### config.mk
export PLATFORM = sky130hd
export DESIGN_NAME = top_coldstorage
export DESIGN_NICKNAME = top_coldstorage
export VERILOG_FILES = /design/flow/design.v
export SDC_FILE = /design/flow/constraint.sdc
export NUM_CORES = 4
export LEC_CHECK = 0
export ABC_AREA = 1
export CAP_MARGIN = 30
export CELL_PAD_IN_SITES_DETAIL_PLACEMENT = 2
export CELL_PAD_IN_SITES_GLOBAL_PLACEMENT = 0
export CORE_MARGIN = 9
export CORE_UTILIZATION = 40
export CTS_CLUSTER_DIAMETER = 327
export GPL_TIMING_DRIVEN = 0
export MAX_ROUTING_LAYER = met4
export SETUP_SLACK_MARGIN = -0.16
export SLEW_MARGIN = 5
export TNS_END_PERCENT = 65
### constraint.sdc
create_clock -name core_clock -period 3.25 [get_ports {clk}]
set_input_delay 0.6500 -clock core_clock [delete_from_list [all_inputs] [get_ports {clk}]]
set_output_delay 0.6500 -clock core_clock [all_outputs]
set_load 0.01 [all_outputs]
### design.v
module dht11_reader (
  input rst_n,           
  input wire en,         
  input wire clk,        
  output reg [7:0] humidity,
  output reg [7:0] temperature,
  output wire data_ready
);
  reg [31:0] counter;    
  assign data_ready = 1'b0;
  always @(posedge clk or negedge rst_n) begin
    if (!rst_n) begin
      humidity <= 8'h28;
      temperature <= 8'h21;
      counter <= 0;
    end else if (en) begin
      counter <= counter + 1;
      if (counter >= 3_000_000) begin  
        counter <= 0;
        if (temperature < 35) begin
          temperature <= temperature + 1;
        end else begin
          temperature <= 30;
        end
        if (humidity < 45) begin
          humidity <= humidity + 1;
        end else begin
          humidity <= 40;
        end
      end
    end
  end
endmodule
module uart_tx(
  input  wire clk,               
  input  wire rst_n,             
  input  wire tx_start,          
  input  wire [7:0] tx_data,     
  output reg tx,                 
  output reg tx_done,            
  output reg tx_busy             
);
  parameter CLK_FREQ = 1_000_000;  
  parameter BAUD_RATE = 9600;
  localparam BIT_PERIOD = CLK_FREQ / BAUD_RATE;  
  reg [3:0] bit_index;      
  reg [15:0] clk_count;     
  reg [9:0] tx_shift_reg;   
  always @(posedge clk or negedge rst_n) begin
    if (!rst_n) begin
      tx <= 1;           
      tx_busy <= 0;
      bit_index <= 0;
      clk_count <= 0;
      tx_done <= 0;
    end else begin
      if (tx_start && !tx_busy) begin
        tx_shift_reg <= {1'b1, tx_data, 1'b0};  
        tx_busy <= 1'b1;
        bit_index <= 0;
        clk_count <= 0;
        tx_done <= 0;
      end
      if (tx_busy) begin
        if (clk_count < BIT_PERIOD - 1) begin
          clk_count <= clk_count + 1;
        end else begin
          clk_count <= 0;
          tx <= tx_shift_reg[bit_index];  
          bit_index <= bit_index + 1;
          if (bit_index == 9) begin
            tx_busy <= 1'b0;  
            tx_done <= 1;
          end
        end
      end
    end
  end
endmodule
module uart_rx (
  input wire clk,              
  input wire rst_n,            
  input wire rx,               
  output reg [7:0] data_out,   
  output reg rx_busy,          
  output reg done              
);
  parameter CLK_FREQ = 1_000_000;                  
  parameter BAUD_RATE = 9600;
  localparam BIT_PERIOD = CLK_FREQ / BAUD_RATE;    
  reg [9:0] rx_shift_reg;    
  reg [3:0] bit_index;       
  reg [15:0] clk_count;      
  always @(posedge clk or negedge rst_n) begin
    if (!rst_n) begin
      rx_busy <= 0;
      clk_count <= 0;
      bit_index <= 0;
      done <= 1'b0;  
    end else begin
      if (!rx_busy && !rx) begin
        rx_busy <= 1'b1;
        done <= 1'b0;
        clk_count <= BIT_PERIOD / 2;  
        bit_index <= 0;
      end
      if (rx_busy) begin
        if (clk_count < BIT_PERIOD - 1) begin
          clk_count <= clk_count + 1;
        end else begin
          clk_count <= 0;
          rx_shift_reg[bit_index] <= rx;  
          bit_index <= bit_index + 1;
          if (bit_index == 9) begin
            if (rx == 1'b1) begin  
              rx_busy <= 1'b0;
              done <= 1'b1;  
              data_out <= rx_shift_reg[8:1];  
            end else begin
              rx_busy <= 1'b0;  
              done <= 1'b0;
            end
          end
        end
      end else begin
        if (done) begin
          done <= 1'b0;  
        end
      end
    end
  end
endmodule
module uart_string(
  input wire clk_1Mhz,
  input wire rst_n,
  input wire [7: 0] temperature, 
  input wire [7: 0] humidity, 
  input wire rx,
  output wire tx,
  input wire en_tx,
  output reg tx_msg_done,
  input wire fan_state,
  input wire hum_state,
  output reg [7:0] chr_cmd,
  output reg [7:0] chr_val0,
  output reg [7:0] chr_val1,
  output reg       rx_msg_done   
);
  localparam SEND_INTERVAL = 1_000_000;  
  localparam IDLE = 2'b00, LOAD = 2'b01, TRANSMIT = 2'b10, DONE = 2'b11;
  wire tx_done, rx_done;
  reg [3:0] tx_index;   
  reg [7:0] tx_data;
  reg send_start;
  reg [31:0] timer_count;  
  wire tx_busy;
  reg [7:0] tx_msg [0:8];  
  reg [1:0] TX_STATE;
  always @(posedge clk_1Mhz or negedge rst_n) begin
    if (!rst_n) begin
      tx_msg[0] <= 8'h53;  
      tx_msg[1] <= 8'h3A;  
      tx_msg[2] <= 8'h30;  
      tx_msg[3] <= 8'h30;  
      tx_msg[4] <= 8'h30;  
      tx_msg[5] <= 8'h30;  
      tx_msg[6] <= 8'h30;  
      tx_msg[7] <= 8'h30;  
      tx_msg[8] <= 8'h2F;  
      tx_msg_done <= 1'b0;
      tx_index <= 0;
      send_start <= 1'b0;
      timer_count <= 0;
      TX_STATE <= IDLE;
    end else if (en_tx) begin
      case (TX_STATE)
        IDLE: begin
          tx_msg_done <= 1'b0;  
          if (!tx_busy) begin
            if (timer_count == SEND_INTERVAL) begin
              timer_count <= 0;
              TX_STATE <= LOAD;
            end else begin
              timer_count <= timer_count + 1;
            end
          end
        end
        LOAD: begin
          if (tx_index == 0) begin
            tx_msg[2] <= temperature / 10 + 8'h30;
            tx_msg[3] <= temperature % 10 + 8'h30;
            tx_msg[4] <= humidity / 10 + 8'h30;
            tx_msg[5] <= humidity % 10 + 8'h30;
            tx_msg[6] <= fan_state ? 8'h31 : 8'h30;  
            tx_msg[7] <= hum_state ? 8'h31 : 8'h30;  
          end
          tx_data <= tx_msg[tx_index];  
          send_start <= 1'b1;           
          TX_STATE <= TRANSMIT;
        end
        TRANSMIT: begin
          if (tx_done) begin
            send_start <= 1'b0;         
            if (tx_index < 8) begin
              tx_index <= tx_index + 1;
              TX_STATE <= LOAD;        
            end else begin
              tx_index <= 0;
              TX_STATE <= DONE;        
            end
          end
        end
        DONE: begin
          tx_msg_done <= 1'b1;          
          TX_STATE <= IDLE;            
        end
      endcase
    end
  end
  wire [7:0] rx_data;
  wire rx_busy;
  reg [5:0] RX_STATE;
  always @(posedge clk_1Mhz or negedge rst_n) begin
    if (!rst_n) begin
      RX_STATE <= 0;       
      rx_msg_done <= 1'b0;    
    end else if (!rx_busy && rx_done) begin
      case (RX_STATE)
        0: begin
          if (rx_data == 8'h41 || rx_data == 8'h42 || rx_data == 8'h43
              || rx_data == 8'h44 || rx_data == 8'h4C) begin
            RX_STATE <= 1;
            chr_cmd <= rx_data;
            rx_msg_done <= 1'b0;
          end else begin
            RX_STATE <= 0;  
          end
        end
        1: begin
          if ((rx_data >= 8'h30 && rx_data <= 8'h39) || rx_data == 8'h2D) begin  
            RX_STATE <= 2;
            chr_val0 <= rx_data;
          end
        end
        2: begin
          if (rx_data == 8'h3A) begin  
            RX_STATE <= 3;
          end
        end
        3: begin
          if (rx_data >= 8'h30 && rx_data <= 8'h39) begin  
            RX_STATE <= 4;
            chr_val1 <= rx_data;
          end
        end
        4: begin
          if (rx_data == 8'h0A || rx_data == 8'h2A || rx_data == 8'h2F) begin
            rx_msg_done <= 1'b1;
            RX_STATE <= 0;
          end
        end
      endcase
    end
    else if (rx_busy && !rx_done) begin
      rx_msg_done <= 1'b0;
    end
  end
  uart_tx uart_tx_inst(
    .clk(clk_1Mhz),
    .rst_n(rst_n),
    .tx_start(send_start),
    .tx_data(tx_data),
    .tx(tx),
    .tx_busy(tx_busy),
    .tx_done(tx_done)
  );
  uart_rx uart_rx_inst (
    .clk(clk_1Mhz),
    .rst_n(rst_n),
    .rx(rx),
    .data_out(rx_data),
    .rx_busy(rx_busy),
    .done(rx_done)
  );
endmodule
module i2c_writeframe(
    input       clk_1MHz,                
    input       rst_n,                   
    input       en_write,                
    input       start_frame,             
    input       stop_frame,              
    input [7:0] data,                    
    input       sda_in,                  
    output      sda_oe,                  
    output reg  scl,                     
    output      done,                    
    output reg  sda_en                   
);
    localparam  DELAY       = 10;        
    reg [20:0]  cnt;                     
    reg         cnt_clr;                 
    localparam  WaitEn      = 0,         
                PreStart    = 1,         
                Start       = 2,         
                AfterStart  = 3,         
                PreWrite    = 4,         
                WriteLow    = 5,         
                WriteHigh   = 6,         
                WriteDone   = 7,         
                WaitAck     = 8,         
                Ack1        = 9,         
                Ack2        = 10,        
                AckDone     = 11,        
                PreStop     = 12,        
                Stop        = 13,        
                Done        = 14;        
    reg [3:0]   state, next_state;
    reg [3:0]   bit_cnt;                 
    wire [2:0]  bit_idx = bit_cnt - 1'b1;    
    reg         sda_out;                 
    assign sda_oe = sda_en & ~sda_out;
    always @(posedge clk_1MHz, negedge rst_n) begin
        if (!rst_n)
            cnt <= 21'd0;
        else if (cnt_clr)
            cnt <= 21'd0;
        else
            cnt <= cnt + 1'b1;
    end
    always @(posedge clk_1MHz, negedge rst_n) begin
        if (!rst_n)
            state <= WaitEn;
        else
            state <= next_state;
    end
    always @(*) begin
        if (!rst_n)
            next_state = WaitEn;             
        else begin
            case (state)
                WaitEn:     next_state = en_write ? (start_frame ? PreStart : PreWrite) : WaitEn;
                PreStart:   next_state = (cnt == DELAY) ? Start : PreStart;
                Start:      next_state = (cnt == DELAY) ? AfterStart : Start;
                AfterStart: next_state = (cnt == DELAY) ? WriteLow : AfterStart;
                PreWrite:   next_state = (cnt == DELAY) ? WriteLow : PreWrite;
                WriteLow:   next_state = (cnt == DELAY) ? WriteHigh : WriteLow;
                WriteHigh:  next_state = (cnt == DELAY && bit_cnt == 4'd8) ? WriteDone : ((cnt == DELAY) ? WriteLow : WriteHigh);
                WriteDone:  next_state = (cnt == DELAY) ? WaitAck : WriteDone;
                WaitAck:    next_state = (sda_in == 1'b0) ? Ack1 : WaitAck;
                Ack1:       next_state = (cnt == DELAY) ? Ack2 : Ack1;
                Ack2:       next_state = (cnt == DELAY) ? AckDone : Ack2;
                AckDone:    next_state = (cnt == DELAY) ? (stop_frame ? PreStop : Done) : AckDone;
                PreStop:    next_state = (cnt == DELAY) ? Stop : PreStop;
                Stop:       next_state = (cnt == DELAY) ? Done : Stop;
                Done:       next_state = WaitEn;
                default:    next_state = WaitEn;
            endcase
        end
    end   
    always @(posedge clk_1MHz, negedge rst_n) begin
        if (!rst_n) begin                    
            sda_en  <= 1'b1;
            sda_out <= 1'b1;
            scl     <= 1'b1;
            cnt_clr <= 1'b1;
        end else begin
            case (state)
                WaitEn: begin
                    sda_en  <= 1'b1;         
                    cnt_clr <= 1'b1;         
                end
                PreStart: begin
                    sda_out <= 1'b1;                                 
                    scl     <= 1'b1;        
                    cnt_clr <= (cnt == DELAY-1) ? 1'b1 : 1'b0;       
                end
                Start: begin
                    sda_out <= 1'b0;                                 
                    cnt_clr <= (cnt == DELAY-1) ? 1'b1 : 1'b0;       
                end
                AfterStart: begin
                    scl     <= 1'b0;                                 
                    cnt_clr <= (cnt == DELAY-1) ? 1'b1 : 1'b0;       
                end
                PreWrite: begin
                    cnt_clr <= (cnt == DELAY-1) ? 1'b1 : 1'b0;       
                end
                WriteLow: begin
                    scl     <= 1'b0;                                 
                    sda_out <= data[3'd7-bit_idx];                   
                    cnt_clr <= (cnt == DELAY-1) ? 1'b1 : 1'b0;       
                end
                WriteHigh: begin
                    scl     <= 1'b1;                                 
                    cnt_clr <= (cnt == DELAY-1) ? 1'b1 : 1'b0;       
                end
                WriteDone: begin
                    scl     <= 1'b0;                                 
                    sda_en  <= 1'b0;                                 
                    cnt_clr <= (cnt == DELAY-1) ? 1'b1 : 1'b0;       
                end
                WaitAck: begin
                    cnt_clr <= 1'b1;                                 
                end
                Ack1: begin
                    scl     <= 1'b1;                                 
                    cnt_clr <= (cnt == DELAY-1) ? 1'b1 : 1'b0;       
                end
                Ack2: begin
                    scl     <= 1'b0;                                 
                    cnt_clr <= (cnt == DELAY-1) ? 1'b1 : 1'b0;       
                end
                AckDone: begin      
                    cnt_clr <= (cnt == DELAY-1) ? 1'b1 : 1'b0;       
                end
                PreStop: begin
                    scl     <= 1'b1;                                 
                    cnt_clr <= (cnt == DELAY-1) ? 1'b1 : 1'b0;       
                end   
                Stop: begin
                    sda_en  <= 1'b1;                                 
                    sda_out <= 1'b1;                                 
                    cnt_clr <= (cnt == DELAY-1) ? 1'b1 : 1'b0;       
                end
                Done: begin
                    cnt_clr <= 1'b1;                                 
                end
            endcase
        end
    end
    always @(posedge clk_1MHz, negedge rst_n) begin
        if (!rst_n)
            bit_cnt <= 4'd0;
        else begin
            case (state)
                WriteLow:   bit_cnt <= (cnt == 1'b0) ? bit_cnt + 1'b1 : bit_cnt;     
                WaitEn:     bit_cnt <= 4'd0;
                Done:       bit_cnt <= 4'd0;
                default:    bit_cnt <= bit_cnt;
            endcase
        end
    end
    assign done = (state == Done);
endmodule
module lcd_write_cmd_data(
    input       clk_1MHz,                    
    input       rst_n,                       
    input [7:0] data,                        
    input       cmd_data,                    
    input       ena,                         
    input [6:0] i2c_addr,                    
    input       sda_in,                      
    output      sda_oe,                      
    output      scl,                         
    output      done,                        
    output      sda_en
);
    localparam  DELAY               = 50;    
    reg [20:0]  cnt;                         
    reg         cnt_clr;                     
    localparam  WaitEn              = 0,     
                Write_Addr          = 1,     
                Wait_AddrDone       = 2,     
                Write_HighNibble1   = 3,     
                Wait_High1Done      = 4,     
                Delay_CMD1          = 5,     
                Write_HighNibble2   = 6,     
                Wait_High2Done      = 7,     
                Write_LowNibble1    = 8,     
                Wait_Low1Done       = 9,     
                Delay_CMD2          = 10,    
                Write_LowNibble2    = 11,    
                Wait_Low2Done       = 12,    
                Done                = 13;    
    reg [3:0]   state, next_state;
    reg         en_write;                    
    wire        en_i2cwrite = en_write;
    wire        i2c_done;                    
    reg [7:0]   i2c_data;                    
    reg         start_frame;                 
    reg         stop_frame;                  
    always @(posedge clk_1MHz, negedge rst_n) begin
        if (!rst_n)
            cnt <= 21'd0;
        else if (cnt_clr)
            cnt <= 21'd0;
        else
            cnt <= cnt + 1'b1;
    end
    always @(posedge clk_1MHz, negedge rst_n) begin
        if (!rst_n)
            state <= WaitEn;
        else
            state <= next_state;
    end
    always @(*) begin
        if (!rst_n)
            next_state = WaitEn;                 
        else begin
            case (state)
                WaitEn:             next_state = ena ? Write_Addr : WaitEn;
                Write_Addr:         next_state = Wait_AddrDone;
                Wait_AddrDone:      next_state = i2c_done ? Write_HighNibble1 : Wait_AddrDone;
                Write_HighNibble1:  next_state = Wait_High1Done;
                Wait_High1Done:     next_state = i2c_done ? Delay_CMD1 : Wait_High1Done;
                Delay_CMD1:         next_state = (cnt == DELAY) ? Write_HighNibble2 : Delay_CMD1;
                Write_HighNibble2:  next_state = Wait_High2Done;
                Wait_High2Done:     next_state = i2c_done ? Write_LowNibble1 : Wait_High2Done;
                Write_LowNibble1:   next_state = Wait_Low1Done;
                Wait_Low1Done:      next_state = i2c_done ? Delay_CMD2 : Wait_Low1Done;
                Delay_CMD2:         next_state = (cnt == DELAY) ? Write_LowNibble2 : Delay_CMD2;
                Write_LowNibble2:   next_state = Wait_Low2Done;
                Wait_Low2Done:      next_state = i2c_done ? Done : Wait_Low2Done;
                Done:               next_state = WaitEn;
                default:            next_state = WaitEn;
            endcase
        end
    end
    always @(posedge clk_1MHz, negedge rst_n) begin
        if (!rst_n) begin                    
            i2c_data <= 8'd0;
            en_write <= 1'b0;
            cnt_clr  <= 1'b1;
        end else begin
            case (state)
                WaitEn: begin
                    i2c_data    <= 8'd0;
                    en_write    <= 1'b0;
                    cnt_clr     <= 1'b1;
                end
                Write_Addr: begin
                    start_frame <= 1'b1;                 
                    stop_frame  <= 1'b0;
                    i2c_data    <= {i2c_addr, 1'b0};     
                    en_write    <= 1'b1;                 
                end
                Wait_AddrDone: begin
                    en_write    <= 1'b0;                 
                end
                Write_HighNibble1: begin
                    start_frame <= 1'b0;
                    stop_frame  <= 1'b0;
                    i2c_data    <= (data & 8'hF0) | 8'h0C | cmd_data;
                    en_write    <= 1'b1;                 
                end
                Wait_High1Done: begin
                    en_write    <= 1'b0;                 
                end
                Delay_CMD1: begin
                    cnt_clr     <= 1'b0;                 
                end
                Write_HighNibble2: begin
                    start_frame <= 1'b0;
                    stop_frame  <= 1'b0;
                    i2c_data    <= ((data & 8'hF0) | 8'h0C | cmd_data) & 8'hFB;
                    en_write    <= 1'b1;                 
                    cnt_clr     <= 1'b1;                 
                end
                Wait_High2Done: begin
                    en_write    <= 1'b0;                 
                end
                Write_LowNibble1: begin              
                    start_frame <= 1'b0;
                    stop_frame  <= 1'b0;
                    i2c_data    <= ((data & 8'h0F) << 4) | 8'h0C | cmd_data;
                    en_write    <= 1'b1;                
                end
                Wait_Low1Done: begin
                    en_write    <= 1'b0;                 
                end
                Delay_CMD2: begin
                    cnt_clr     <= 1'b0;                 
                end
                Write_LowNibble2: begin
                    start_frame <= 1'b0;
                    stop_frame  <= 1'b1;                 
                    i2c_data    <= (((data & 8'h0F) << 4) | 8'h0C | cmd_data) & 8'hFB;
                    en_write    <= 1'b1;                 
                    cnt_clr     <= 1'b1;                 
                end
                Wait_Low2Done: begin
                    en_write    <= 1'b0;                 
                end
            endcase
        end
    end
    assign done = (state == Done);
    i2c_writeframe i2c_writframe_inst(
        .clk_1MHz   (clk_1MHz),
        .rst_n      (rst_n),
        .en_write   (en_i2cwrite),
        .start_frame(start_frame),
        .stop_frame (stop_frame),
        .data       (i2c_data),
        .sda_in     (sda_in),
        .sda_oe     (sda_oe),
        .scl        (scl),
        .done       (i2c_done),
        .sda_en     (sda_en)
    );
endmodule
module lcd_display(
    input           clk_1MHz,                
    input           rst_n,                   
    input           ena,                     
    input           done_write,              
    input  [127:0]  row1,                    
    input  [127:0]  row2,                    
    output reg[7:0] data,                    
    output          cmd_data,                
    output reg      ena_write,               
    output          busy                     
);
    localparam  DELAY           = 50;        
    localparam  WaitEn          = 0,
                Write           = 1,
                WaitWrite       = 2,
                WaitDelay       = 3,
                Done            = 4;
    reg [2:0]   state, next_state;          
    reg [20:0]  cnt;                         
    reg         cnt_clr;                     
    wire [7:0]  cmd_data_array [0:39];
    assign cmd_data_array[0]    = 8'h02;     
    assign cmd_data_array[1]    = 8'h28;     
    assign cmd_data_array[2]    = 8'h0C;     
    assign cmd_data_array[3]    = 8'h06;     
    assign cmd_data_array[4]    = 8'h01;     
    assign cmd_data_array[5]    = 8'h80;     
    assign cmd_data_array[22]   = 8'hC0;     
    assign cmd_data_array[39]   = 8'h00;     
    generate
        genvar i;
        for (i = 1; i < 17; i=i+1) begin: for_name
            assign cmd_data_array[22-i] = row1[(i*8)-1:i*8-8];       
            assign cmd_data_array[39-i] = row2[(i*8)-1:i*8-8];       
        end
    endgenerate
    reg [5:0]   ptr;                         
    assign cmd_data = (ptr <= 6'd6 || ptr == 6'd23) ? 1'b0 : 1'b1;   
    assign busy = ~(state == WaitEn);
    always @(posedge clk_1MHz, negedge rst_n) begin
        if (!rst_n)
            cnt <= 21'd0;
        else if (cnt_clr)
            cnt <= 21'd0;
        else 
            cnt <= cnt + 1'b1;
    end
    always @(posedge clk_1MHz, negedge rst_n) begin
        if (!rst_n)
            state <= WaitEn;
        else
            state <= next_state;
    end
    always @(*) begin
        if (!rst_n)
            next_state = WaitEn;
        else begin
            case (state)
                WaitEn:     next_state = ena ? Write : WaitEn;
                Write:      next_state = WaitWrite;
                WaitWrite:  next_state = done_write ? WaitDelay : WaitWrite;
                WaitDelay:  next_state = (ptr == 6'd39) ? Done : ((cnt == DELAY) ? Write : WaitDelay);
                Done:       next_state = WaitEn;
                default:    next_state = WaitEn;
            endcase
        end
    end
    always @(posedge clk_1MHz, negedge rst_n) begin
        if (!rst_n) begin
            cnt_clr    <= 1'b1;
            ena_write  <= 1'b0;            
        end else begin
            case (state)
                WaitEn: begin
                    cnt_clr    <= 1'b1;                  
                    ena_write  <= 1'b0;                  
                end
                Write: begin
                    cnt_clr    <= 1'b1;                  
                    data       <= cmd_data_array[ptr];   
                    ena_write  <= 1'b1;                  
                end
                WaitWrite: begin
                    ena_write  <= 1'b0;                  
                end
                WaitDelay: begin
                    cnt_clr    <= 1'b0;
                end
            endcase
        end
    end
    always @(posedge clk_1MHz, negedge rst_n) begin
        if (!rst_n)
            ptr <= 6'd0;
        else if (state == WaitEn)
            ptr <= 6'd0;
        else if (state == Write)
            ptr <= ptr + 1'b1;
        else
            ptr <= ptr;
    end
endmodule
module lcd_16x2(
  input           clk_1MHz,
  input           rst_n,
  input           lcd_ena,
  input [127:0]   row1,
  input [127:0]   row2,
  output          busy,
  output          scl,
  input           sda_in,
  output          sda_oe,
  output          lcd_done
);
  localparam      i2c_addr = 7'h27;
  wire [7:0]      data;
  wire            cmd_data;
  wire            ena_write;
  lcd_display lcd_display_inst(
    .clk_1MHz           (clk_1MHz),
    .rst_n              (rst_n),
    .ena                (lcd_ena),
    .done_write         (lcd_done),
    .row1               (row1),
    .row2               (row2),
    .data               (data),
    .cmd_data           (cmd_data),
    .ena_write          (ena_write),
    .busy               (busy)
  );
  lcd_write_cmd_data lcd_write_cmd_data_inst(
    .clk_1MHz           (clk_1MHz),
    .rst_n              (rst_n),
    .data               (data),
    .cmd_data           (cmd_data),
    .ena                (ena_write),
    .i2c_addr           (i2c_addr),
    .sda_in             (sda_in),
    .sda_oe             (sda_oe),
    .scl                (scl),
    .done               (lcd_done)
  );
endmodule
module logic_controller(
  input   wire            clk,        
  input   wire            rst_n,
  input   wire  [7: 0]    temperature,
  input   wire  [7: 0]    humidity,
  output  reg             dht_en,
  input   wire            dht_data_ready,
  input   wire  [7:0]     chr_cmd,
  input   wire  [7:0]     chr_val0,
  input   wire  [7:0]     chr_val1,
  input   wire            rx_msg_done,
  input   wire            tx_msg_done,
  output  reg             en_tx,
  output  reg             lcd_en,    
  input   wire            lcd_done,  
  output  reg   [127:0]   lcd_row1,  
  output  reg   [127:0]   lcd_row2,  
  output  reg             led_fan,       
  output  reg             led_hum       
);
  localparam INTERVAL = 500_000;  
  integer interval_counter;
  reg [6:0] max_temp, min_temp, min_hum, max_hum;  
  reg [7:0] temp_tens, temp_units, humi_tens, humi_units;
  reg tick;  
  reg rx_msg_done_reg;
  always @(posedge clk or negedge rst_n) begin
    if (!rst_n) begin
      tick <= 1'b0;
      rx_msg_done_reg <= 1'b0;
      interval_counter <= 0;
      en_tx <= 1'b0;
      temp_tens <= 8'h00;
      temp_units <= 8'h00;
      humi_tens <= 8'h00;
      humi_units <= 8'h00;
      max_temp <= 34;  
      min_temp <= 1;  
      min_hum <= 42;  
      max_hum <= 63;  
      dht_en <= 1'b0;
      lcd_row1 <= "  Cold Storage  ";
      lcd_row2 <= "     Welcome    ";
      lcd_en <= 1'b1;
      led_fan <= 1'b0;
      led_hum <= 1'b0;
    end else begin
      if (lcd_done && lcd_en) begin
        lcd_en <= 1'b0;
      end
      if (interval_counter == INTERVAL) begin
        interval_counter <= 0;
        tick <= ~tick;
        if (tick) begin
          if (!dht_en) begin
            dht_en <= 1'b1;
          end
          en_tx <= 1'b1;
          update_leds();
          update_lcd();
        end else begin
          dht_en <= 1'b0;
        end
      end else begin
        interval_counter <= interval_counter + 1;
      end
      if (rx_msg_done && !rx_msg_done_reg) begin
        rx_msg_done_reg <= 1'b1;
        update_settings();
        if (chr_cmd != 8'h4C) begin  
          update_leds();
        end
      end else if (!rx_msg_done) begin
        rx_msg_done_reg <= 1'b0;
      end
      if (dht_en && dht_data_ready) begin
        dht_en <= 1'b0;
      end
      if (en_tx && tx_msg_done) begin
        en_tx <= 1'b0;
      end
    end
  end
  task update_settings;
    begin
      if (chr_cmd == 8'h4C) begin  
        led_fan <= (chr_val0 == 8'h31);  
        led_hum <= (chr_val1 == 8'h31);  
      end else if (chr_cmd == 8'h41) begin  
        if (chr_val0 == 8'h2D) begin  
          max_temp <= -1 * ((chr_val1 - 8'h30) * 10);
        end else begin
          max_temp <= ((chr_val0 - 8'h30) * 10) + (chr_val1 - 8'h30);
        end
      end else if (chr_cmd == 8'h42) begin  
        if (chr_val0 == 8'h2D) begin  
          min_temp <= -1 * ((chr_val1 - 8'h30) * 10);
        end else begin
          min_temp <= ((chr_val0 - 8'h30) * 10) + (chr_val1 - 8'h30);
        end
      end else if (chr_cmd == 8'h43) begin  
        if (chr_val0 == 8'h2D) begin  
          max_hum <= -1 * ((chr_val1 - 8'h30) * 10);
        end else begin
          max_hum <= ((chr_val0 - 8'h30) * 10) + (chr_val1 - 8'h30);
        end
      end else if (chr_cmd == 8'h44) begin  
        if (chr_val0 == 8'h2D) begin  
          min_hum <= -1 * ((chr_val1 - 8'h30) * 10);
        end else begin
          min_hum <= ((chr_val0 - 8'h30) * 10) + (chr_val1 - 8'h30);
        end
      end
      uart_rx_to_lcd();
    end
  endtask
  task update_leds;
    begin
      if (temperature > max_temp) begin
        led_fan <= 1'b1;  
      end else if (temperature < min_temp) begin
        led_fan <= 1'b0;  
      end else begin
        led_fan <= 1'b0;  
      end
      if (humidity < max_hum) begin
        led_hum <= 1'b1;  
      end else if (humidity > min_hum) begin
        led_hum <= 1'b0;  
      end else begin
        led_hum <= 1'b0;  
      end
    end
  endtask
  task update_lcd;
    begin
      temp_tens <= (temperature / 10) + 8'h30;   
      temp_units <= (temperature % 10) + 8'h30;  
      humi_tens <= (humidity / 10) + 8'h30;    
      humi_units <= (humidity % 10) + 8'h30;   
      if (temperature < 10) begin
        lcd_row1 <= { "Temp: 0", temp_units, " C      " };  
      end else begin
        lcd_row1 <= { "Temp: ", temp_tens, temp_units, " C      " };  
      end
      if (humidity < 10) begin
        lcd_row2 <= { "Humi: 0", humi_units, "%       " };   
      end else begin
        lcd_row2 <= { "Humi: ", humi_tens, humi_units, "%       " };   
      end
      lcd_en <= 1'b1;
    end
  endtask
  task uart_rx_to_lcd;
    begin
      lcd_row1 <= {"RX: ", chr_cmd, chr_val0, chr_val1, "         "};
      lcd_row2 <= {"Tem:", temp_tens, temp_units, "C Hum:", humi_tens, humi_units, "% "};
      interval_counter <= 0;  
      lcd_en <= 1'b1;
    end
  endtask
endmodule
module top_coldstorage(
  input         clk,           
  input         rst_n,         
  output        led_fan,       
  output        led_hum,       
  input         sda_lcd_in,
  output        sda_lcd_oe,
  output        scl_lcd,
  input         rx,
  output        tx
);
  wire clk_1MHz = clk;
  wire [127:0] lcd_row1, lcd_row2;
  wire lcd_en, lcd_done;
  wire [7:0] temperature, humidity;
  wire dht_en, dht_data_ready;
  wire [7:0] chr_cmd, chr_val0, chr_val1;
  wire rx_msg_done, en_tx, tx_msg_done;
  logic_controller logic_controller_inst(
    .clk(clk_1MHz),
    .rst_n(rst_n),
    .temperature(temperature),
    .humidity(humidity),
    .dht_en(dht_en),
    .dht_data_ready(dht_data_ready),
    .chr_cmd(chr_cmd),
    .chr_val0(chr_val0),
    .chr_val1(chr_val1),
    .en_tx(en_tx),
    .rx_msg_done(rx_msg_done),
    .tx_msg_done(tx_msg_done),
    .lcd_en(lcd_en),
    .lcd_done(lcd_done),
    .lcd_row1(lcd_row1),
    .lcd_row2(lcd_row2),
    .led_fan(led_fan),
    .led_hum(led_hum)
  );
  dht11_reader dht11_reader_inst(
    .clk(clk_1MHz),
    .rst_n(rst_n),
    .en(dht_en),
    .temperature(temperature),
    .humidity(humidity),
    .data_ready(dht_data_ready)
  );
  uart_string uart_string_inst(
    .clk_1Mhz(clk_1MHz),
    .rst_n(rst_n),
    .temperature(temperature),
    .humidity(humidity),
    .en_tx(en_tx),
    .tx_msg_done(tx_msg_done),
    .tx(tx),
    .rx(rx),
    .fan_state(led_fan),
    .hum_state(led_hum),
    .chr_cmd(chr_cmd),
    .chr_val0(chr_val0),
    .chr_val1(chr_val1),
    .rx_msg_done(rx_msg_done)
  );
  lcd_16x2 lcd_16x2_inst(
    .clk_1MHz(clk_1MHz),
    .rst_n(rst_n),
    .lcd_ena(lcd_en),
    .row1(lcd_row1),
    .row2(lcd_row2),
    .lcd_done(lcd_done),
    .sda_in(sda_lcd_in),
    .sda_oe(sda_lcd_oe),
    .scl(scl_lcd)
  );  
endmodule
### run.sh
#!/bin/bash
# the make line also repeats each setting of config.mk as NAME=value (left out here)
make -C /OpenROAD-flow-scripts/flow DESIGN_CONFIG=/design/flow/config.mk WORK_HOME=/design/flow/orfs CLKGATE_MAP_FILE= finish
==> results_slide.txt, run 1 <==
Implementation Results

Status
  • Status: aborted with a tool error
  • Stopped at: global routing
  • Stop Error: [ERROR GRT-0232] Routing congestion too high. Check the congestion heatmap in the GUI.

Synthesis
  • Syn Inst Count: 3214
  • XOR-XNOR Cells, Area Fraction: 0.02234
  • Yosys simple share: 0.2260
  • Top FF cell, synth: dfrtp_1
  • Adder share: 0.04264
  • YS chip area: 0.02700 mm²
  • Synth top area share: 0.3671
  • Mapped Area: 0.02700 mm²
  • Syn_nets: 3307
  • Mapped Avg Cell Area: 8.399 µm²
  • Netlist cell types: 66
  • Async SR Flop Fraction: 0.8740
  • Ys Warns: 9
  • Yosys stat cell total: 3214
  • Yosys reg bits: 524
  • Top-count cell post-synth: inv_1
  • Top cells by area: dfrtp_1 (37%), inv_1 (7.8%), edfxtp_1 (7.3%), nand2_1 (7.2%), dfstp_2 (6.0%)
  • Seq share, synth: 0.5008
  • Area leader, netlist: dfrtp_1
  • Commonest cells in the synthesized netlist: inv_1 (561), nand2_1 (518), dfrtp_1 (396)
  • Mux cell area share: 0.001205
  • Aoi share: 0.1196
  • Dominant combinational family: simple AND/OR/NAND/NOR gates
  • Post-synth EDFFs: 66

CTS
  • Root buffer cell: clkbuf_16
  • Longest Clk Path Bufs: 3
  • # H-tree levels: 2
  • Cts bufs inserted: 58
  • Clk sink count: 524

Floorplan
  • Top Ports: 9
  • Core Rows: 94
  • Core ar.: 0.06633 mm²
  • Fp util: 0.4070
  • Die H: 277.8 µm
  • Width of the die: 277.8 µm
  • Die ar.: 0.07716 mm²

Placed design
  • Placed cell areas: 0.02838 mm²
  • Post-DP HPWL: 77160 µm
  • GP Congestion: 0.9598
  • Placed insts: 4092
  • Number of buffers added on ports: 8

GRT
  • Grt ovf: 312
  • Total GRT Usage: 0.6864
[per-stage QoR]
stage                     setup WS (ps)  total power (µW)  setup TNS (ps)
after floorplan                  -653.7              8766           -3540
after global placement           -21080              9526        -9998240
after detailed placement          -1463              9945         -136520
after CTS                         -1084             17470          -14580
[layer usage]
layer | track usage | GRT overflow
met1 | 0.6543 | 1
met4 | 0.6728 | 123
met3 | 0.5382 | 5
met5 | - | -
met2 | 0.8430 | 183
[what timing repair did]
| action | CTS |
|---|---|
| resized | 277 |
| gates cloned | 3 |
| pin swaps | 92 |
| setup buffers | 91 |
| hold buffers | 3 |
| endpoints found under the hold margin | 41 |
| setup endpoints to repair | 191 |
==> run 2: changes to the inputs <==
CAP_MARGIN = 5   (was 30)
CELL_PAD_IN_SITES_DETAIL_PLACEMENT = 1   (was 2)
MAX_ROUTING_LAYER = met5   (was met4)
SETUP_SLACK_MARGIN = unset   (was -0.16)
TNS_END_PERCENT = 5   (was 65)
==> results_slide.txt, run 2 <==
Run Summary

Synthesis
  • Syn_nets: 3307 (unchanged)
  • Yosys simple share: 0.2260 (unchanged)
  • Adder share: 0.04264 (unchanged)
  • Yosys reg bits: 524 (unchanged)
  • Mapped Avg Cell Area: 8.399 µm² (unchanged)
  • Top cells by area: dfrtp_1 (37%), inv_1 (7.8%), edfxtp_1 (7.3%), nand2_1 (7.2%), dfstp_2 (6.0%)
  • Top FF cell, synth: dfrtp_1
  • Mapped Area: 0.02700 mm² (unchanged)
  • Ys Warns: 9 (unchanged)
  • Aoi share: 0.1196 (unchanged)
  • Top-count cell post-synth: inv_1
  • Dominant combinational family: simple AND/OR/NAND/NOR gates
  • Yosys stat cell total: 3214 (unchanged)
  • Synth top area share: 0.3671 (unchanged)
  • Post-synth EDFFs: 66 (unchanged)
  • Async SR Flop Fraction: 0.8740 (unchanged)
  • Seq share, synth: 0.5008 (unchanged)
  • Mux cell area share: 0.001205 (unchanged)
  • Commonest cells in the synthesized netlist: inv_1 (561), nand2_1 (518), dfrtp_1 (396)
  • Syn Inst Count: 3214 (unchanged)
  • YS chip area: 0.02700 mm² (unchanged)
  • XOR-XNOR Cells, Area Fraction: 0.02234 (unchanged)
  • Area leader, netlist: dfrtp_1
  • Netlist cell types: 66 (unchanged)

Pwr
  • Switching Fraction: 0.2870
  • Comb power: 2110 µW
  • Seq pwr share: 0.442
  • Overall power: 17010 µW
  • Pleak: 0.01427 µW
  • P_clk: 7380 µW
  • Psw: 4881 µW
  • Clk pwr share: 0.434
  • Power Internal: 12130 µW
  • Seq pwr: 7530 µW
  • Max power group: registers
  • Power density over the cells: 531.2 mW/mm²
  • Maximum vdd drop: 0.4395 mV
  • Combinational Power Share: 0.124

CTS
  • Clock transition at path regs: 60 ps
  • Longest Clk Path Bufs: 3 (unchanged)
  • # H-tree levels: 2 (unchanged)
  • CTS tree: done
  • Cts bufs inserted: 59 (+1.7%)
  • Skew-Pair Late Insertion Delay: 650 ps
  • Root buffer cell: clkbuf_16
  • Clk sink count: 524 (unchanged)

Routing
  • Top Layer Used: met5
  • Routed Antenna Nets: 0
  • Routed length on met3: 4807 µm
  • DR WL met2: 42340 µm
  • Post-Route WL: 88010 µm
  • Via density: 5.614
  • Vias post-DR: 24080
  • Drt pass-1 iters: 5
  • Met1 wire length: 36320 µm
  • Drt drc: 0
  • Drt wl/cell: 20.52 µm
  • Initial DRC Count: 1623

Cells and area
  • Fillcell total: 7830
  • Final Cell Area: 0.03202 mm²
  • NumNets Final: 3466
  • P&R area growth vs syn: 18.61%
  • Fin util: 0.4827

STA
  • Slew Viols, Final: 0
  • RSZ-0062 raised after global routing: true
  • Max Fclk: 232.0 MHz
  • Final Worst Setup Slack: -1061 ps
  • Hold Slack: 45.66 ps
  • Cycle use final: 1.327
  • Worst slew pin tran: 1305 ps
  • Post-layout min period: 4311 ps
  • Headroom to the max-slew limit: 0.1218
  • Final setup viols: 36
  • Final Hold Fails: 0
  • Clock Skews: 40.31 ps

Critical path
  • Worst path bufs/invs: 4
  • Critical Path AT: 4880 ps
  • Slowest cell delay on critical path: 550 ps
  • CP startpoint: dht11_reader_inst.temperature[5]$_DFFE_PN1P_
  • End of the worst register-to-register path: uart_string_inst.tx_msg[3][6]$_DFFE_PN0P_
  • CP Launch Type: flip-flop
  • Worst R2R Start: dht11_reader_inst.temperature[5]$_DFFE_PN1P_
  • Number of cells on the critical path: 26
  • Worst setup endpoint: uart_string_inst.tx_msg[3][6]$_DFFE_PN0P_
  • Crit path kind: reg -> reg
  • Worst-path fanout max: 7
  • R2R depth: 26
  • Slowest cell on crit path: dfstp_2
  • Reg2reg setup slack: -1060 ps
  • Worst EP required: 3820 ps
  • Top delay family on crit path: simple AND/OR/NAND/NOR gates
  • Critical path endpoint category: flip-flop

Placed design
  • Worst slack, placed: -1347 ps (+115.2 ps)
  • Post-DP HPWL: 54100 µm (-30%)
  • Placed cell areas: 0.02828 mm² (-0.35%)
  • GP Congestion: 0.9427 (-1.8%)
  • Number of buffers added on ports: 8 (unchanged)

GRT
  • Grt ovf: 0
  • First-pass GRT wire length: 134800 µm
  • Total GRT Usage: 0.2097
  • Vias in the first global route: 25450
  • Largest net degree at the start of global routing: 110
  • Number of antenna violations at the first check in global routing: 2

Floorplan
  • Top Ports: 9 (unchanged)
  • Die H: 277.8 µm (unchanged)
  • Width of the die: 277.8 µm (unchanged)
  • Core ar.: 0.06633 mm² (unchanged)
  • Die ar.: 0.07716 mm² (unchanged)
  • Fp util: 0.4070 (unchanged)
  • Core Rows: 94 (unchanged)

Status
  • Layout check faults: setup timing
  • Status: failed layout checks

Flow run
  • OpenROAD warning count: 66
  • Max Cap Violations: 0

Hold path
  • Hold Crit Class: in -> async
run 2: stage by stage:
stage | setup TNS, ps | cells
final | -23850 | 4289
after CTS | -6127 | 4273
after floorplan | -4510 | 3214
after global routing | -28110 | 4289
after detailed placement | -59900 | 4090
after global placement | -9972730 | 4086
run 2: repair_timing:
action / 4_1_cts / 5_1_grt
hold endpoints to repair: 37 / 0
resized: 158 / 72
pin swaps: 87 / 30
hold buffers: 1 / 0
setup buffers: 68 / 16
setup endpoints to repair: 122 / 79
gates cloned: 2 / 0
run 2: cell type report:
cell class / instances / area [µm²] / share of cell area
multi-input cells: 2066 / 12000 / 0.3748
plain buffers: 52 / 209.0 / 0.006525
clock inverters: 36 / 404.1 / 0.01262
diodes: 1 / 2.502 / 0.00007815
well taps: 864 / 1081 / 0.03376
flip-flops and latches: 524 / 13520 / 0.4224
inverters: 573 / 2175 / 0.06791
repair buffers: 97 / 879.6 / 0.02747
clock buffers: 76 / 1745 / 0.05451
run 2: layer usage:
layer  global-route usage  vias to the layer above
met3              0.02838                      315
met2               0.3662                      790
met4              0.08611                        2
met1               0.2582                    12020
li1                     -                    10960
met5                    0                        -
==> run 3: changes to the inputs <==
ABC_AREA = 0   (was 1)
CAP_MARGIN = 20   (was 5)
CELL_PAD_IN_SITES_DETAIL_PLACEMENT = unset   (was 1)
CELL_PAD_IN_SITES_GLOBAL_PLACEMENT = 2   (was 0)
CORE_ASPECT_RATIO = 0.5   (was unset)
CORE_MARGIN = 8   (was 9)
CORE_UTILIZATION = 57   (was 40)
CTS_CLUSTER_DIAMETER = 295   (was 327)
CTS_CLUSTER_SIZE = 98   (was unset)
GPL_ROUTABILITY_DRIVEN = 0   (was unset)
GPL_TIMING_DRIVEN = 1   (was 0)
MAX_ROUTING_LAYER = unset   (was met5)
PLACE_DENSITY = 0.39   (was unset)
SETUP_SLACK_MARGIN = -0.53   (was unset)
SLEW_MARGIN = 20   (was 5)
TNS_END_PERCENT = unset   (was 5)
clock period = 8.63 ns   (was 3.25 ns; I/O delays follow)
==> results_slide.txt, run 3 <==
Implementation Results

Floorplan
  • Die ar.: 0.05549 mm² (-28%)
  • Core ar.: 0.04702 mm² (-29%)
  • Fp util: 0.5797 (+0.1727)
  • Width of the die: 325.2 µm (+17%)
  • Die H: 170.6 µm (-39%)
  • Core Rows: 56 (-40%)

Synthesis
  • Seq share, synth: 0.4961 (-0.004759)
  • Yosys stat cell total: 2909 (-9.5%)
  • Syn_nets: 3002 (-9.2%)
  • Adder share: 0.04370 (+0.001064)
  • Mapped Avg Cell Area: 9.369 µm² (+12%)
  • Aoi share: 0.1490 (+0.02944)
  • Top cells by area: dfrtp_1 (36%), edfxtp_1 (7.3%), dfstp_2 (6.0%), nand2_1 (5.6%), nor2_1 (4.4%)
  • Post-synth EDFFs: 66 (unchanged)
  • Syn Inst Count: 2909 (-9.5%)
  • Async SR Flop Fraction: 0.8740 (unchanged)
  • XOR-XNOR Cells, Area Fraction: 0.05256 (+0.03022)
  • Area leader, netlist: dfrtp_1
  • Dominant combinational family: simple AND/OR/NAND/NOR gates
  • Top-count cell post-synth: nand2_1
  • Yosys simple share: 0.2081 (-0.01794)
  • Top FF cell, synth: dfrtp_1
  • Mux cell area share: 0.01340 (+0.01220)
  • Netlist cell types: 103 (+56%)
  • YS chip area: 0.02725 mm² (+0.96%)
  • Commonest cells in the synthesized netlist: nand2_1 (404), dfrtp_1 (396), nor2_1 (322)
  • Yosys reg bits: 524 (unchanged)
  • Ys Warns: 9 (unchanged)
  • Synth top area share: 0.3636 (-0.003488)
  • Mapped Area: 0.02725 mm² (+0.96%)

Status
  • Stopped at: global placement without I/O
  • Status: aborted with a tool error
  • Stop Error: [ERROR GPL-0301] Utilization 101.642 % exceeds 100%.
==> run 4: changes to the inputs <==
ABC_AREA = 1   (was 0)
CELL_PAD_IN_SITES_GLOBAL_PLACEMENT = unset   (was 2)
CORE_ASPECT_RATIO = 0.73   (was 0.5)
CORE_MARGIN = 5   (was 8)
CORE_UTILIZATION = 48   (was 57)
CTS_CLUSTER_DIAMETER = 216   (was 295)
CTS_CLUSTER_SIZE = 28   (was 98)
GPL_ROUTABILITY_DRIVEN = 1   (was 0)
GPL_TIMING_DRIVEN = 0   (was 1)
MAX_ROUTING_LAYER = met4   (was unset)
MIN_ROUTING_LAYER = met1   (was unset)
PLACE_DENSITY = unset   (was 0.39)
PLACE_DENSITY_LB_ADDON = 0.06   (was unset)
SETUP_SLACK_MARGIN = 0.64   (was -0.53)
SLEW_MARGIN = 25   (was 20)
clock period = 3.14 ns   (was 8.63 ns; I/O delays follow)
==> results_slide.txt, run 4 <==
Run Summary

STA
  • Post-layout min period: 3927 ps
  • Worst slew pin tran: 775.0 ps
  • Slew Viols, Final: 0
  • Final setup viols: 34
  • Max Fclk: 254.7 MHz
  • Final Worst Setup Slack: -786.7 ps
  • Clock Skews: 38.19 ps
  • Final Hold Fails: 0
  • Cycle use final: 1.251
  • RSZ-0062 raised after global routing: true
  • Headroom to the max-slew limit: 0.4790

Critical path
  • Reg2reg setup slack: -790 ps
  • Number of cells on the critical path: 16
  • Critical path endpoint category: flip-flop
  • Worst R2R Start: uart_string_inst.chr_val1[1]$_DFFE_PP_
  • Slowest cell delay on critical path: 510 ps
  • CP startpoint: uart_string_inst.chr_val1[1]$_DFFE_PP_
  • Crit path kind: reg -> reg
  • CP Launch Type: flip-flop
  • Critical Path AT: 4420 ps
  • CP Cell Sequence: ha_1 > ha_2 > inv_2 > fa_1 > inv_2 > ha_4 > ha_4 > fa_1 > fa_2 > xnor2_2 > xor2_1 > xnor2_1 > a21oi_1 > o21ai_1 > o21ai_1 > mux2_2
  • Slowest cell on crit path: fa_1
  • Worst EP required: 3640 ps
  • Worst path bufs/invs: 2
  • Top delay family on crit path: adder cells
  • Worst setup endpoint: logic_controller_inst.max_hum[6]$_DFFE_PN0P_
  • R2R depth: 16
  • End of the worst register-to-register path: logic_controller_inst.max_hum[6]$_DFFE_PN0P_
  • Worst-path fanout max: 2

Synthesis
  • Post-synth EDFFs: 66 (unchanged)
  • Mux cell area share: 0.001205 (-0.01220)
  • Netlist cell types: 66 (-36%)
  • Yosys simple share: 0.2260 (+0.01794)
  • Area leader, netlist: dfrtp_1
  • Yosys stat cell total: 3214 (+10%)
  • YS chip area: 0.02700 mm² (-0.95%)
  • Seq share, synth: 0.5008 (+0.004759)
  • Syn Inst Count: 3214 (+10%)
  • Yosys reg bits: 524 (unchanged)
  • Async SR Flop Fraction: 0.8740 (unchanged)
  • Aoi share: 0.1196 (-0.02944)
  • Dominant combinational family: simple AND/OR/NAND/NOR gates
  • Top-count cell post-synth: inv_1
  • XOR-XNOR Cells, Area Fraction: 0.02234 (-0.03022)
  • Ys Warns: 9 (unchanged)
  • Syn_nets: 3307 (+10%)
  • Commonest cells in the synthesized netlist: inv_1 (561), nand2_1 (518), dfrtp_1 (396)
  • Adder share: 0.04264 (-0.001064)
  • Synth top area share: 0.3671 (+0.003488)
  • Mapped Area: 0.02700 mm² (-0.95%)
  • Top FF cell, synth: dfrtp_1
  • Top cells by area: dfrtp_1 (37%), inv_1 (7.8%), edfxtp_1 (7.3%), nand2_1 (7.2%), dfstp_2 (6.0%)
  • Mapped Avg Cell Area: 8.399 µm² (-10%)

GRT
  • Number of antenna violations at the first check in global routing: 0
  • Layer with the highest usage: met1
  • Vias in the first global route: 21460
  • Grt ovf: 0
  • Routing usage on met1: 0.3911
  • First-pass GRT wire length: 117300 µm
  • Total GRT Usage: 0.2427
  • GR Util met2: 0.3398
  • Largest net degree at the start of global routing: 84
  • Met3 Usage GRT: 0.02680

Placed design
  • Worst slack, placed: -1238 ps
  • Post-DP HPWL: 52570 µm
  • GP Congestion: 0.9556
  • Number of buffers added on ports: 8
  • Placed cell areas: 0.02847 mm²

Cells and area
  • P&R area growth vs syn: 18.53%
  • Final Cell Area: 0.03200 mm²
  • Fillcell total: 5085
  • Fin util: 0.5731
  • NumNets Final: 3488

CTS
  • Clk sink count: 524
  • Cts bufs inserted: 22
  • Clock transition at path regs: 120 ps
  • Longest Clk Path Bufs: 3
  • # H-tree levels: 1
  • Skew-Pair Late Insertion Delay: 610 ps
  • CTS tree: done
  • Root buffer cell: clkbuf_16

Routing
  • Via density: 5.422
  • Post-Route WL: 73270 µm
  • Diodes inserted: 0
  • Vias post-DR: 22610
  • Drt pass-1 iters: 5
  • Drt wl/cell: 17.57 µm
  • Routed Antenna Nets: 0
  • Initial DRC Count: 1635
  • Drt drc: 0

Pwr
  • Seq pwr: 7780 µW
  • Power Internal: 9609 µW
  • Psw: 4194 µW
  • Pleak: 0.01433 µW
  • Switching Fraction: 0.3038
  • Combinational Power Share: 0.176
  • Maximum vdd drop: 0.4787 mV
  • Overall power: 13800 µW
  • Clk pwr share: 0.260
  • Comb power: 2430 µW
  • P_clk: 3590 µW
  • Power density over the cells: 431.4 mW/mm²
  • Max power group: registers
  • Seq pwr share: 0.564

Status
  • Status: failed layout checks
  • Layout check faults: setup timing

Floorplan
  • Core Rows: 74 (+32%)
  • Top Ports: 9
  • Width of the die: 287.6 µm (-12%)
  • Die ar.: 0.06114 mm² (+10%)
  • Core ar.: 0.05583 mm² (+19%)
  • Fp util: 0.4835 (-0.09618)
  • Die H: 212.6 µm (+25%)

Flow run
  • Max Cap Violations: 0
  • OpenROAD warning count: 59

Hold path
  • Hold Crit Class: in -> async
## run 4: through the flow
step                instances  hold WS [ps]  setup TNS [ps]
CTS                      4125         28.08           -9976
finish                   4170         62.73          -11650
global route             4170         40.71          -20630
detailed placement       3987         393.7          -91620
floorplan                3214         332.4           -5484
global placement         3982         395.2        -9832140
## run 4: cell type report
| type | instances | area, µm² | area share |
|---|---|---|---|
| plain buffers | 53 | 267.8 | 0.008368 |
| clock buffers | 38 | 631.9 | 0.01975 |
| inverters | 573 | 2182 | 0.06819 |
| flip-flops and latches | 524 | 13530 | 0.4227 |
| multi-input cells | 2064 | 12870 | 0.4023 |
| repair buffers | 157 | 1560 | 0.04876 |
| clock inverters | 1 | 8.758 | 0.0002737 |
| well taps | 760 | 950.9 | 0.02972 |
## run 4: layer usage
| layer | part of all wire | vias up |
|---|---|---|
| met1 | 0.52 | 11060 |
| met5 | 0 | - |
| li1 | - | 10980 |
| met2 | 0.42 | 513 |
| met4 | 0.011 | 0 |
| met3 | 0.052 | 55 |
## run 4: repair_timing
| item | 4_1_cts | 5_1_grt |
|---|---|---|
| buffers inserted | 96 | 45 |
| setup endpoints to repair | 312 | 198 |
| gates cloned | 2 | 0 |
| resized | 226 | 245 |
| pin swaps | 87 | 92 |
| endpoints found under the hold margin | 54 | 0 |
| hold buffers | 1 | 0 |
==> run 5: changes to the inputs <==
ABC_AREA = unset   (was 1)
CORE_ASPECT_RATIO = unset   (was 0.73)
CORE_MARGIN = 2   (was 5)
CORE_UTILIZATION = 40   (was 48)
CTS_CLUSTER_DIAMETER = unset   (was 216)
CTS_CLUSTER_SIZE = unset   (was 28)
GPL_ROUTABILITY_DRIVEN = unset   (was 1)
GPL_TIMING_DRIVEN = unset   (was 0)
MAX_ROUTING_LAYER = unset   (was met4)
MIN_ROUTING_LAYER = unset   (was met1)
PLACE_DENSITY_LB_ADDON = unset   (was 0.06)
SETUP_SLACK_MARGIN = 1.46   (was 0.64)
SLEW_MARGIN = 20   (was 25)
clock period = 5.41 ns   (was 3.14 ns; I/O delays follow)
==> results_slide.txt, run 5 <==
Run Summary

Status
  • Status: no timing/DRC/antenna violations

Pwr
  • P_clk: 4170 µW (+16%)
  • Switching Fraction: 0.2250 (-0.07882)
  • Maximum vdd drop: 0.2958 mV (-38%)
  • Seq pwr share: 0.476 (-0.088)
  • Seq pwr: 4110 µW (-47%)
  • Power density over the cells: 278.8 mW/mm² (-35%)
  • Power Internal: 6690 µW (-30%)
  • Comb power: 348 µW (-86%)
  • Psw: 1942 µW (-54%)
  • Combinational Power Share: 0.040 (-0.136)
  • Pleak: 0.01301 µW (-9.2%)
  • Max power group: the clock network
  • Clk pwr share: 0.483 (+0.223)
  • Overall power: 8632 µW (-37%)

Cells and area
  • NumNets Final: 3004 (-14%)
  • Fillcell total: 6336 (+25%)
  • Final Cell Area: 0.03097 mm² (-3.2%)
  • P&R area growth vs syn: 13.62%
  • Seq. cell area: 0.01353 mm² (about the same)
  • Comb area: 0.01317 mm² (+2.3%)
  • Post-Layout Cell Count: 3833 (-8.1%)

Synthesis
  • Synth top area share: 0.3636 (-0.003488)
  • Aoi share: 0.1490 (+0.02944)
  • Top FF cell, synth: dfrtp_1
  • Netlist cell types: 103 (+56%)
  • Yosys simple share: 0.2081 (-0.01794)
  • Top-count cell post-synth: nand2_1
  • Seq share, synth: 0.4961 (-0.004759)
  • Adder share: 0.04370 (+0.001064)
  • Mapped Avg Cell Area: 9.369 µm² (+12%)
  • YS chip area: 0.02725 mm² (+0.96%)
  • Syn Inst Count: 2909 (-9.5%)
  • Post-synth EDFFs: 66 (unchanged)
  • Mapped Area: 0.02725 mm² (+0.96%)
  • Async SR Flop Fraction: 0.8740 (unchanged)
  • Syn_nets: 3002 (-9.2%)
  • Area leader, netlist: dfrtp_1
  • Yosys reg bits: 524 (unchanged)
  • Ys Warns: 9 (unchanged)
  • Yosys stat cell total: 2909 (-9.5%)
  • Commonest cells in the synthesized netlist: nand2_1 (404), dfrtp_1 (396), nor2_1 (322)
  • XOR-XNOR Cells, Area Fraction: 0.05256 (+0.03022)
  • Dominant combinational family: simple AND/OR/NAND/NOR gates
  • Mux cell area share: 0.01340 (+0.01220)
  • Top cells by area: dfrtp_1 (36%), edfxtp_1 (7.3%), dfstp_2 (6.0%), nand2_1 (5.6%), nor2_1 (4.4%)

Placed design
  • Post-DP HPWL: 45420 µm (-14%)
  • GP Congestion: 0.9188 (-3.9%)
  • Number of buffers added on ports: 8 (unchanged)
  • Placed insts: 3678 (-7.8%)
  • Worst slack, placed: 551.1 ps (+1789 ps)
  • Placed cell areas: 0.02824 mm² (-0.79%)

CTS
  • CTS Hold Bufs: 0 (-1)
  • CTS tree: done
  • Clk sink count: 524 (unchanged)
  • Longest Clk Path Bufs: 3 (unchanged)
  • Clock transition at path regs: 60 ps (-60 ps)
  • Root buffer cell: clkbuf_16
  • # H-tree levels: 2 (+1)
  • Skew-Pair Late Insertion Delay: 620 ps (about the same)
  • Cts bufs inserted: 57 (+160%)

STA
  • Slew Viols, Final: 0 (unchanged)
  • Post-layout min period: 4220 ps (+293.5 ps)
  • Max Fclk: 237.0 MHz (-7.0%)
  • Final setup viols: 0 (-100%)
  • RSZ-0062 raised after global routing: true
  • Clock Skews: 25.75 ps (-12.44 ps)
  • Final Worst Setup Slack: 1190 ps (+1976 ps)
  • Worst slew pin tran: 1033 ps (+258.3 ps)
  • Headroom to the max-slew limit: 0.3058 (-0.1732)
  • Sum Neg Setup Slack: 0 ps (+11650 ps)
  • Cycle use final: 0.7801 (-0.4705)
  • Final Hold Fails: 0 (unchanged)

GRT
  • Number of antenna violations at the first check in global routing: 0 (unchanged)
  • First-pass GRT wire length: 111600 µm (-4.8%)
  • Total GRT Usage: 0.1917 (-0.05105)
  • Grt ovf: 0 (unchanged)
  • Vias in the first global route: 21050 (-1.9%)
  • Largest net degree at the start of global routing: 168 (+100%)

Routing
  • Drt wl/cell: 17.59 µm (+0.12%)
  • Initial DRC Count: 1874 (+15%)
  • Vias post-DR: 21410 (-5.3%)
  • Drt pass-1 iters: 5 (unchanged)
  • Drt drc: 0 (unchanged)
  • Post-Route WL: 67430 µm (-8.0%)
  • Routed Antenna Nets: 0 (unchanged)
  • Diodes inserted: 0 (unchanged)
  • Via density: 5.586 (+3.0%)

Critical path
  • Number of cells on the critical path: 21 (+5)
  • Worst setup endpoint: uart_string_inst.tx_msg[5][6]$_DFFE_PN0P_
  • Worst-path fanout max: 6 (+4)
  • End of the worst register-to-register path: uart_string_inst.tx_msg[5][6]$_DFFE_PN0P_
  • Crit path kind: reg -> reg
  • Worst path bufs/invs: 3 (+1)
  • Most used cell, CP: xnor2_1
  • Worst EP required: 5920 ps (+2280 ps)
  • Slowest cell on crit path: dfstp_4
  • R2R depth: 21 (+5)
  • Slowest cell delay on critical path: 480 ps (-30 ps)
  • CP Launch Type: flip-flop
  • Critical path endpoint category: flip-flop
  • Critical Path AT: 4730 ps (+310 ps)
  • Worst R2R Start: dht11_reader_inst.humidity[5]$_DFFE_PN1P_
  • CP Cell Sequence: nor2_4 > inv_4 > ha_4 > nand2b_4 > o21ai_4 > and2_4 > a211o_1 > a211oi_4 > buf_4 > mux2i_1 > xor2_1 > o311a_1 > inv_1 > a22oi_2 > a31oi_1 > ha_2 > xnor2_2 > xnor2_1 > xnor2_1 > xnor2_1 > mux2_2
  • CP startpoint: dht11_reader_inst.humidity[5]$_DFFE_PN1P_
  • Reg2reg setup slack: 1190 ps (+1980 ps)
  • Top delay family on crit path: AND-OR/OR-AND gates

Floorplan
  • Die ar.: 0.07024 mm² (+15%)
  • Fp util: 0.4051 (-0.07841)
  • Width of the die: 265.0 µm (-7.8%)
  • Top Ports: 9 (unchanged)
  • Core ar.: 0.06728 mm² (+21%)
  • Core Rows: 95 (+28%)
  • Die H: 265.0 µm (+25%)

Hold path
  • Hold Crit Class: in -> async

Flow run
  • OpenROAD warning count: 63 (+6.8%)
  • Max Cap Violations: 0 (unchanged)
==> run 5: per-stage QoR <==
stage                     hold WS, ps    util
final                           340.9  0.4603
after global routing            340.7  0.4603
after CTS                       314.5  0.4566
after detailed placement        406.1  0.4198
after global placement          405.2  0.4198
after floorplan                 400.3       -
==> run 5: repair_timing <==
| action | CTS | global route |
|---|---|---|
| resized | 33 | 40 |
| setup buffers | 40 | 6 |
| cloned | 1 | 0 |
| setup endpoints to repair | 30 | 19 |
| pin swaps | 33 | 39 |
==> run 5: metal layers <==
metal | GRT usage | vias to the layer above | share of wire
li1 | - | 10290 | -
met1 | 0.2721 | 10500 | 0.47
met2 | 0.3037 | 507 | 0.46
met3 | 0.02777 | 115 | 0.048
met4 | 0.05970 | 0 | 0.029
met5 | 0 | - | 0
==> run 5: cell type report <==
type / instances / share of cell area
flip-flops and latches: 524 / 0.4370
inverters: 114 / 0.01418
clock inverters: 33 / 0.01402
multi-input cells: 2131 / 0.4253
clock buffers: 75 / 0.05184
well taps: 873 / 0.03527
repair buffers: 83 / 0.02243
==> run 6: changes to the inputs <==
ABC_AREA = 1   (was unset)
CELL_PAD_IN_SITES_DETAIL_PLACEMENT = 0   (was unset)
CORE_ASPECT_RATIO = 1.24   (was unset)
GPL_TIMING_DRIVEN = 0   (was unset)
HOLD_SLACK_MARGIN = 0.22   (was unset)
PLACE_DENSITY_LB_ADDON = 0.02   (was unset)
SETUP_SLACK_MARGIN = 1.47   (was 1.46)
SLEW_MARGIN = 30   (was 20)
clock period = 10.0 ns   (was 5.41 ns; I/O delays follow)
==> results_slide.txt, run 6 <==
Run Summary

Synthesis
  • Syn Inst Count: 3214 (+10%)
  • YS chip area: 0.02700 mm² (-0.95%)
  • Yosys reg bits: 524 (unchanged)
  • Yosys stat cell total: 3214 (+10%)
  • Commonest cells in the synthesized netlist: inv_1 (561), nand2_1 (518), dfrtp_1 (396)
  • Mux cell area share: 0.001205 (-0.01220)
  • Top FF cell, synth: dfrtp_1
  • Area leader, netlist: dfrtp_1
  • XOR-XNOR Cells, Area Fraction: 0.02234 (-0.03022)
  • Yosys simple share: 0.2260 (+0.01794)
  • Ys Warns: 9 (unchanged)
  • Top-count cell post-synth: inv_1
  • Mapped Avg Cell Area: 8.399 µm² (-10%)
  • Async SR Flop Fraction: 0.8740 (unchanged)
  • Seq share, synth: 0.5008 (+0.004759)
  • Dominant combinational family: simple AND/OR/NAND/NOR gates
  • Aoi share: 0.1196 (-0.02944)
  • Syn_nets: 3307 (+10%)
  • Top cells by area: dfrtp_1 (37%), inv_1 (7.8%), edfxtp_1 (7.3%), nand2_1 (7.2%), dfstp_2 (6.0%)
  • Mapped Area: 0.02700 mm² (-0.95%)
  • Netlist cell types: 66 (-36%)
  • Adder share: 0.04264 (-0.001064)
  • Post-synth EDFFs: 66 (unchanged)
  • Synth top area share: 0.3671 (+0.003488)

STA
  • Final Hold Fails: 0 (unchanged)
  • RSZ-0062 raised after global routing: false
  • Slew Viols, Final: 0 (unchanged)
  • Cycle use final: 0.4640 (-0.3160)
  • Final setup viols: 0 (unchanged)
  • Post-layout min period: 4640 ps (+420.2 ps)
  • Worst slew pin tran: 918.3 ps (-115.0 ps)
  • Max Fclk: 215.5 MHz (-9.1%)
  • Headroom to the max-slew limit: 0.3878 (+0.08195)
  • Clock Skews: 24.37 ps (-1.379 ps)

Critical path
  • CP startpoint: dht11_reader_inst.temperature[6]$_DFFE_PN0P_
  • Worst R2R Start: dht11_reader_inst.temperature[6]$_DFFE_PN0P_
  • Worst EP required: 10540 ps (+4620 ps)
  • Critical path endpoint category: flip-flop
  • Slowest cell on crit path: dfrtp_1
  • CP Launch Type: flip-flop
  • Critical Path AT: 5180 ps (+450 ps)
  • Reg2reg setup slack: 5360 ps (+4170 ps)
  • Top delay family on crit path: simple AND/OR/NAND/NOR gates
  • Slowest cell delay on critical path: 540 ps (+60 ps)
  • R2R depth: 27 (+29%)
  • Worst-path fanout max: 9 (+3)
  • Worst setup endpoint: uart_string_inst.tx_msg[3][6]$_DFFE_PN0P_
  • Worst path bufs/invs: 3 (unchanged)
  • Crit path kind: reg -> reg
  • Number of cells on the critical path: 27 (+29%)
  • End of the worst register-to-register path: uart_string_inst.tx_msg[3][6]$_DFFE_PN0P_

Hold path
  • Min-delay src: lcd_16x2_inst.lcd_display_inst.state[4]$_DFF_PN0_
  • Hold EP: lcd_16x2_inst.lcd_display_inst.cnt_clr$_DFFE_PN1P_
  • Hold Crit Class: reg -> reg
  • WHS Path Cells: 1

Placed design
  • Placed insts: 4092 (+11%)
  • Post-DP HPWL: 52910 µm (+16%)
  • GP Congestion: 0.8988 (-2.2%)
  • Number of buffers added on ports: 8 (unchanged)

GRT
  • First-pass GRT wire length: 116300 µm (+4.2%)
  • Largest net degree at the start of global routing: 86 (-49%)
  • Layer with the highest usage: met2
  • Vias in the first global route: 22100 (+4.9%)
  • Routing usage on met1: 0.2651 (-0.007051)
  • Total GRT Usage: 0.2072 (+0.01550)
  • GR Util met2: 0.3565 (+0.05280)
  • Met3 Usage GRT: 0.02621 (-0.001561)
  • Grt ovf: 0 (unchanged)
  • Number of antenna violations at the first check in global routing: 0 (unchanged)

Routing
  • Diodes inserted: 0 (unchanged)
  • Drt pass-1 iters: 7 (+2)
  • Via density: 5.193 (-7.0%)
  • Drt drc: 0 (unchanged)
  • Vias post-DR: 21810 (+1.9%)
  • Initial DRC Count: 1183 (-37%)
  • Routed Antenna Nets: 0 (unchanged)
  • Post-Route WL: 70820 µm (+5.0%)
  • Drt wl/cell: 16.86 µm (-4.2%)

Cells and area
  • P&R area growth vs syn: 12.18%
  • Fin util: 0.4513 (-0.009011)
  • Post-Layout Cell Count: 4200 (+9.6%)
  • NumNets Final: 3380 (+13%)
  • Fillcell total: 6629 (+4.6%)

Floorplan
  • Width of the die: 237.3 µm (-10%)
  • Die H: 293.3 µm (+11%)
  • Core ar.: 0.06711 mm² (-0.25%)
  • Top Ports: 9 (unchanged)
  • Core Rows: 106 (+12%)
  • Die ar.: 0.06960 mm² (-0.92%)
  • Fp util: 0.4023 (-0.002847)

Pwr
  • Psw: 1465 µW (-25%)
  • Power density over the cells: 173.9 mW/mm² (-38%)
  • Switching Fraction: 0.2782 (+0.05323)
  • P_clk: 2180 µW (-48%)
  • Power Internal: 3801 µW (-43%)
  • Combinational Power Share: 0.124 (+0.084)
  • Seq pwr: 2440 µW (-41%)
  • Clk pwr share: 0.414 (-0.069)
  • Pleak: 0.01344 µW (+3.3%)
  • Comb power: 651 µW (+87%)
  • Max power group: registers
  • Overall power: 5266 µW (-39%)
  • Seq pwr share: 0.463 (-0.013)
  • Maximum vdd drop: 0.2167 mV (-27%)

CTS
  • Number of post-CTS setup repair buffers: 0 (-100%)
  • Root buffer cell: clkbuf_16
  • CTS resizes: 0 (-100%)
  • Clock transition at path regs: 60 ps (about the same)
  • Longest Clk Path Bufs: 3 (unchanged)
  • Cts bufs inserted: 57 (unchanged)
  • # H-tree levels: 2 (unchanged)
  • Clk sink count: 524 (unchanged)
  • CTS tree: done
  • Skew-Pair Late Insertion Delay: 620 ps (about the same)
  • CTS Hold Bufs: 0 (unchanged)

Flow run
  • Max Cap Violations: 0 (unchanged)
  • OpenROAD warning count: 56 (-11%)

Status
  • Status: no timing/DRC/antenna violations
[run 6: routing by layer]
layer	share of wire	routed length (µm)	vias to the layer above
li1	-	-	10810
met1	0.44	31470	10490
met2	0.48	34150	369
met3	0.034	2416	142
met4	0.039	2781	0
met5	0	0	-
[run 6: metrics by stage]
step           setup TNS [ps]  hold slack [ps]  cell area (µm²)  worst slack, ps
2_1_floorplan               0            365.2            27000             5897
5_1_grt                     0            418.3            30280             4930
4_1_cts                     0            412.9            30280             5257
3_3_place_gp         -7072920            393.0            28160           -14120
6_report                    0            410.3            30280             5360
3_5_place_dp                0            393.2            28340             5111
[run 6: area by class of cell]
class	count	area [µm²]	share of cell area
timing repair buffer	14	250.2	0.008263
multi-input combinational	2064	11130	0.3675
clock buffer	79	1642	0.05421
tap	864	1081	0.03570
sequential	524	13520	0.4465
buffer	53	210.2	0.006941
clock inverter	29	300.3	0.009916
inverter	573	2151	0.07102
Power is estimated from default activity; no workload was simulated.
